Setup of build 5:
// mips16_core
module mips16_core(
	input clk,
	input rst,  
	output [9:0] imem_addr,
	input [15:0] imem_rdata,
	output [9:0] dmem_addr,
	output dmem_we,
	output [15:0] dmem_wdata,
	input [15:0] dmem_rdata,
	input [15:0] in_data,
	output rf_we,
	output [4:0] rf_waddr,
	output [15:0] rf_wdata
	);
	wire ramWriteEN, regWriteEN, ZFlag, JFlag;
	wire [1:0] selA, selB, selC;
	wire [15:0] muxAout, muxBout, muxCout;
	wire [9:0] Caddr, ramAddress;
	wire [15:0] Instruction;
	wire [15:0] regAdata, regBdata;
	wire [3:0] ALUop;
	wire [15:0] ALUout;
	wire [9:0] Immediate;
	wire [15:0] ramBdata;
	wire [4:0] regAread, regBread, regwrite;
	wire [1:0] microcount;
	microcounter micro(.clk(clk), .Clear(rst), .count(microcount));
	wire ramclk = (microcount == 2'b00);  
	wire regclk = (microcount == 2'b01);  
	wire instrclk = (microcount == 2'b10);  
	PCOUNTER programcounter(
		.clk(clk),
		.En(instrclk),
		.Jaddr(muxBout[9:0]),  
		.Jflag(JFlag),
		.Caddr(Caddr),
		.Clear(rst)
		);
	assign imem_addr = Caddr;
	assign Instruction = imem_rdata;
	CTRLUNIT controlunit(
		.Instruction(Instruction),  
		.ZFlag(ZFlag),  
		.JFlag(JFlag),
		.RamWriteEN(ramWriteEN),
		.RamAddr(ramAddress),
		.ALUCtrl(ALUop),
		.RegWriteEN(regWriteEN),
		.RegWriteAddr(regwrite),
		.RegAddrA(regAread),
		.RegAddrB(regBread),
		.Immediate(Immediate),
		.MuxA(selA),
		.MuxB(selB),
		.MuxC(selC)
		);
	MUX3 muxA(
		.Ain(regAdata),
		.Bin({6'd0, Caddr}),
		.Cin(in_data),
		.Select(selA),
		.Output(muxAout)
		);
	MUX3 muxB(
		.Ain(regBdata),
		.Bin(ramBdata),
  ...
Size: ~550 flip-flops, about 110 I/O pins.
export LEC_CHECK = 0
export CAP_MARGIN = 20
export CORE_MARGIN = 2
export CORE_UTILIZATION = 72
export CTS_CLUSTER_DIAMETER = 202
export CTS_CLUSTER_SIZE = 41
export HOLD_SLACK_MARGIN = -0.09
export MAX_ROUTING_LAYER = met4
export PLACE_DENSITY = 0.66
export SETUP_SLACK_MARGIN = 2.84
export SLEW_MARGIN = 20
create_clock -name core_clock -period 36.8 [get_ports {clk}]
run.sh (not shown) runs the stock make flow with config.mk's settings and CLKGATE_MAP_FILE=.
For build 5, the flow was terminated by a tool error in global routing and produced no final design.
Relative to build 5, the following input files were edited for build 43:
==> flow/config.mk <==
export PLATFORM = sky130hd
export DESIGN_NAME = mips16_core
export DESIGN_NICKNAME = mips16_core
export VERILOG_FILES = /design/flow/design.v
export SDC_FILE = /design/flow/constraint.sdc
export NUM_CORES = 4
export LEC_CHECK = 0
export ABC_AREA = 1
export CAP_MARGIN = 20
export CORE_MARGIN = 2
export CORE_UTILIZATION = 58
export SLEW_MARGIN = 20
==> flow/constraint.sdc <==
create_clock -name core_clock -period 36.5 [get_ports {clk}]
set_input_delay 7.3000 -clock core_clock [delete_from_list [all_inputs] [get_ports {clk}]]
set_output_delay 7.3000 -clock core_clock [all_outputs]
set_load 0.01 [all_outputs]
[summary]
Completing all stages was not enough for build 43: its layout failed the final checks because of negative setup slack.
Taking build 5 as the reference, in build 43 synthesized-area fraction occupied by xor and xnor cells increased by 0.20 points relative to the old numbers; die outline area picked up an extra 15000 sq um.
The higher height of the die came out of build 43.
Compared to build 5, build 43 has number of clock buffers inserted by TritonCTS 41 higher.
Build 43 vs build 5 — simple-gate share of the synthesized area rose 13 points.
Cmp build 43 and build 5 / register area share after synthesis / higher: build 43
Input-level comparison between build 78 and build 43:
-- flow/config.mk --
<<< build 43, line 6
export NUM_CORES = 4
export LEC_CHECK = 0
export ABC_AREA = 1
export CAP_MARGIN = 20
export CORE_MARGIN = 2
export CORE_UTILIZATION = 58
export SLEW_MARGIN = 20
>>> build 78, line 6
export NUM_CORES = 4
export LEC_CHECK = 0
export CAP_MARGIN = 20
export CORE_MARGIN = 2
export CORE_UTILIZATION = 47
export SLEW_MARGIN = 20
==> flow/constraint.sdc <==
create_clock -name core_clock -period 32.2 [get_ports {clk}]
set_input_delay 6.4400 -clock core_clock [delete_from_list [all_inputs] [get_ports {clk}]]
set_output_delay 6.4400 -clock core_clock [all_outputs]
set_load 0.01 [all_outputs]
Results
To summarise build 78: no stage aborted, but the layout did not pass its checks, failing on negative setup slack.
In the reports for build 78 and build 43, the smaller non-clock buffer count belongs to build 43.
Per the comparison of build 78 with build 43, signed area change from the synthesized netlist to the final layout moved up; met3 layer wire length in the routed design moved up.
Final worst slack, build 78 and build 43, higher one = build 43.
For build 91, these inputs were changed with respect to build 78:
-- flow/config.mk --
<<< build 78, line 6
export NUM_CORES = 4
export LEC_CHECK = 0
export CAP_MARGIN = 20
export CORE_MARGIN = 2
export CORE_UTILIZATION = 47
export SLEW_MARGIN = 20
>>> build 91, line 6
export NUM_CORES = 4
export LEC_CHECK = 0
export ABC_AREA = 1
export CAP_MARGIN = 20
export CORE_MARGIN = 2
export CORE_UTILIZATION = 58
export SETUP_SLACK_MARGIN = 4.89
export SLEW_MARGIN = 20
export TNS_END_PERCENT = 5
==> flow/constraint.sdc <==
create_clock -name core_clock -period 24.1 [get_ports {clk}]
set_input_delay 4.8200 -clock core_clock [delete_from_list [all_inputs] [get_ports {clk}]]
set_output_delay 4.8200 -clock core_clock [all_outputs]
set_load 0.01 [all_outputs]
Results
Number of nets produced by synthesis: higher on build 91
Re number of top-level pins: no difference whatsoever between build 91 and build 78.
The area reported by Yosys stat of build 91 is lower than that of build 78.
Diff build 78 -> build 91: die boundary height went down by about 10%; register area share after synthesis went up by 0.58 points.
In the metrics for build 91 and build 78, the one carrying the lower area share of xor/xnor cells in the synthesized design is build 78.
Re simple-gate share of the synthesized area: build 91 and build 78 aren't equal, and the higher value belongs to build 91.
Build 78 has a lower number of buffers added for setup after CTS than build 91.
Comparing build 91 and build 78, the higher aoi/oai-family share of the synthesized area is on build 78.
On synthesized instance count: between build 91 and build 78, it ends up lower for build 78.
Across build 91 and build 78, no clean finish was achieved.
The final report for build 78 shows a completed flow and a layout that fails verification, specifically negative setup slack.
Core utilization at floorplan: build 91 > build 78
